== run 1 ==
// apollo_top
module apollo_top(
	input clk,
   input rst_n,
	input rs232_rx,	 
	output rs232_tx,	 
	input[7:0] in_ad_data,
	output out_ad_clk,
	output Sftclk,
	output Lchclk,
	output SDout,
	output test1,
	output test2
    );
Size: roughly 6,800 cells after synthesis, roughly 1,400 flip-flops.
clock: 5.04 ns
lec_check: 0
abc_area: 1
cap_margin: 5
cell_pad_in_sites_detail_placement: 1
cell_pad_in_sites_global_placement: 2
core_aspect_ratio: 1.55
core_margin: 2
core_utilization: 59
cts_cluster_diameter: 319
cts_cluster_size: 50
gpl_routability_driven: 0
gpl_timing_driven: 0
hold_slack_margin: 0.08
max_routing_layer: met4
min_routing_layer: met2
place_density_lb_addon: 0.18
setup_slack_margin: 0.44
slew_margin: 35
tns_end_percent: 55
run.sh (not shown) runs the stock make flow with config.mk's settings and CLKGATE_MAP_FILE=.
FAIL run 1 @ global placement without I/O: tool exited with error
Input changes introduced in run 2 (baseline for comparison: run 1):
Settings: SETUP_SLACK_MARGIN: 0.44 -> 1.03; SLEW_MARGIN: 35 -> 40; CTS_CLUSTER_SIZE: 50 -> unset; HOLD_SLACK_MARGIN: 0.08 -> unset; CTS_CLUSTER_DIAMETER: 319 -> 121; MIN_ROUTING_LAYER: met2 -> unset; MAX_ROUTING_LAYER: met4 -> unset; CAP_MARGIN: 5 -> 20; CORE_UTILIZATION: 59 -> 70; TNS_END_PERCENT: 55 -> unset; ABC_AREA: 1 -> unset; CELL_PAD_IN_SITES_DETAIL_PLACEMENT: 1 -> 0; CELL_PAD_IN_SITES_GLOBAL_PLACEMENT: 2 -> unset; GPL_TIMING_DRIVEN: 0 -> unset; the clock period (ns, I/O delays scaled along): 5.04 -> 4.38.
Findings:
- Going from run 1 to run 2, summed instance area of the synthesized netlist shrinks by about 2%.
- Looking only at number of distinct library cell variants in the gate-level netlist after synthesis, and setting everything else aside, the higher value of run 2 and run 1 goes to run 2.
- Against run 1, width of the die in run 2 fell by a little under 10%.
- Run 2 finished every step from synthesis to the final layout, and the layout passed the timing, DRC and antenna checks.
- Run 1 has higher synthesized chip area reported by yosys than run 2.
- Simple-gate area share of the yosys netlist ends up lower on run 2.
- On die size, run 2 does better than run 1.
- Run 2 vs. run 1: register area share after synthesis went up by 1.2 points.
- Re number of cells in the yosys synthesis report: run 2 and run 1 aren't equal, and the higher value belongs to run 1.
- Of the two values seen for main combinational cell family by area after synthesis, simple AND/OR/NAND/NOR gates was produced by run 1 and multiplexers by run 2.
The following lists how run 3 was set up differently from run 2:
Settings: setting PLACE_DENSITY to 0.35 for the first time; changing SLEW_MARGIN from 40 to 15; changing CTS_CLUSTER_DIAMETER from 121 to 394; removing PLACE_DENSITY_LB_ADDON (formerly 0.18); changing CORE_UTILIZATION from 70 to 72; changing SETUP_SLACK_MARGIN from 1.03 to 1.29; changing CAP_MARGIN from 20 to 0.
--- outcome ---
- Compared with run 2, in run 3 first-pass GRT wire length higher, largest incremental delay on the critical path higher.
- Per the comparison of run 3 with run 2, site row count shows a reduction of 1.5%; sequential share of layout area shows no meaningful change; placeable core region shows a reduction of 2400 µm²; final net count shows an increase of 28; global-route track usage on met2 shows an increase of 1.3 points.
- Summary of run 3 over run 2: logic depth of the worst setup path including buffers rose 2; arrival time reported for the critical path endpoint rose 1.42 ns; power fell about 2.8%.
### run 3 -> run 4
Settings: SETUP_SLACK_MARGIN now 1.27, was 1.29; CTS_CLUSTER_DIAMETER now 121, was 394; PLACE_DENSITY_LB_ADDON now 0.01, previously not set; PLACE_DENSITY no longer set, was 0.35; HOLD_SLACK_MARGIN now 0.3, previously not set; CAP_MARGIN now 20, was 0.
## What came out
Run 4 went all the way through the flow, and no timing, DRC or antenna check failed.
Compared with run 3, in run 4 routed via count divided by cell count now sits at about the same level, post-layout net count now sits at about the same level, internal power consumption now sits higher, core utilization now sits at about the same level, number of fill cells now sits at about the same level.
Per the comparison of run 4 with run 3, number of buffers other than clock buffers in the final layout lost 5; worst-case vdd ir drop moved down.
Compared run 3 against run 4; worst setup slack within noise.
Edits applied to the flow inputs when going from run 4 to run 5:
Settings: CTS_CLUSTER_DIAMETER now 28, was 121; CORE_ASPECT_RATIO now 0.89, was 1.55; HOLD_SLACK_MARGIN no longer set, was 0.3.
--- outcome ---
Cell count after placement: run 5 vs run 4 — no meaningful difference
Run 5 against run 4: register fraction of the total cell area dropped 3.2 points; non-clock buffer count dropped 3.
Compared to run 4, the routing of run 5 uses more wire.
Diff run 4 -> run 5: relative contribution of the clock network to total power grew by 13 points; worst setup slack grew by 0.0062 ns.
Comparing run 5 and run 4, remaining max-slew budget at the tightest pin is lower on run 5.
Clock-buffer cell count came out higher on run 5 than on run 4.
Summary — H-tree depth reported by CTS, run 5 relative to run 4: higher, by 1.
Design area deteriorates in run 5 relative to run 4.

* * *

Starting RTL as in the previous note.
## apollo_top
module apollo_top(
	input clk,
   input rst_n,
	input rs232_rx,	 
	output rs232_tx,	 
	input[7:0] in_ad_data,
	output out_ad_clk,
	output Sftclk,
	output Lchclk,
	output SDout,
	output test1,
	output test2
    );
clock: 6.76 ns
lec_check: 0
abc_area: 0
cap_margin: 25
core_margin: 10
core_utilization: 65
cts_cluster_diameter: 254
max_routing_layer: met5
place_density_lb_addon: 0.21
setup_slack_margin: -0.66
slew_margin: 20
tns_end_percent: 5
The baseline finished clean.
Change:
ABC_AREA = default   (was 0)
CAP_MARGIN = 20   (was 25)
CORE_MARGIN = 2   (was 10)
CORE_UTILIZATION = 72   (was 65)
CTS_CLUSTER_DIAMETER = default   (was 254)
MAX_ROUTING_LAYER = default   (was met5)
PLACE_DENSITY_LB_ADDON = 0.0   (was 0.21)
SETUP_SLACK_MARGIN = 1.15   (was -0.66)
TNS_END_PERCENT = default   (was 5)
clock period = 4.45 ns   (was 6.76 ns; I/O delays follow)
Effect:
- The new run finished with timing, DRC and antenna clean
- clock-buffer cell count is lower by 13
- die size falls by 19%
- cell count goes down by 1.4%
- area after synthesis is unchanged
- core utilization rose by 7.9 points
- setup slack is worse by 1100 ps
- total power grows by 52%
- via count rises by 0.59%
- routed wire length grows by 0.80%
- design area climbs by 0.50%
Change:
PLACE_DENSITY_LB_ADDON = default   (was 0.0)
SETUP_SLACK_MARGIN = 2.64   (was 1.15)
clock period = 9.23 ns   (was 4.45 ns; I/O delays follow)
Area after synthesis stays the same.
Routed wire length goes down by a few percent.
Global-route usage goes down by 0.70 points.
Core utilization goes down by 0.72 points.
First-iteration DRC count goes down by a few percent.
Count of clock-buffer cells in the layout goes down by 3.
Change:
PLACE_DENSITY_LB_ADDON = 0.0   (was default)
SETUP_SLACK_MARGIN = 1.33   (was 2.64)
clock period = 4.48 ns   (was 9.23 ns; I/O delays follow)
What happened:
- The changed run completed without violations
- worst setup slack degrades by 3100 ps
- sequential cell count stays the same
- die size stays the same
- cell count increases slightly
- non-clock buffer count increases by 36
- synthesized area is unchanged
- register-to-register slack degrades by 4200 ps
- clock-buffer cell count increases by 1
- cell area increases slightly
- routed wire length increases by a few percent
Change:
CTS_CLUSTER_DIAMETER = 28   (was default)
CTS_CLUSTER_SIZE = 55   (was default)
SETUP_SLACK_MARGIN = 1.28   (was 1.33)
clock period = 4.38 ns   (was 4.48 ns; I/O delays follow)
=> The changed run went through all stages and came out clean; wire length rises by 19%; critical path depth rises by 3; power rises by 39%.
Power is estimated from default activity; no workload was simulated.
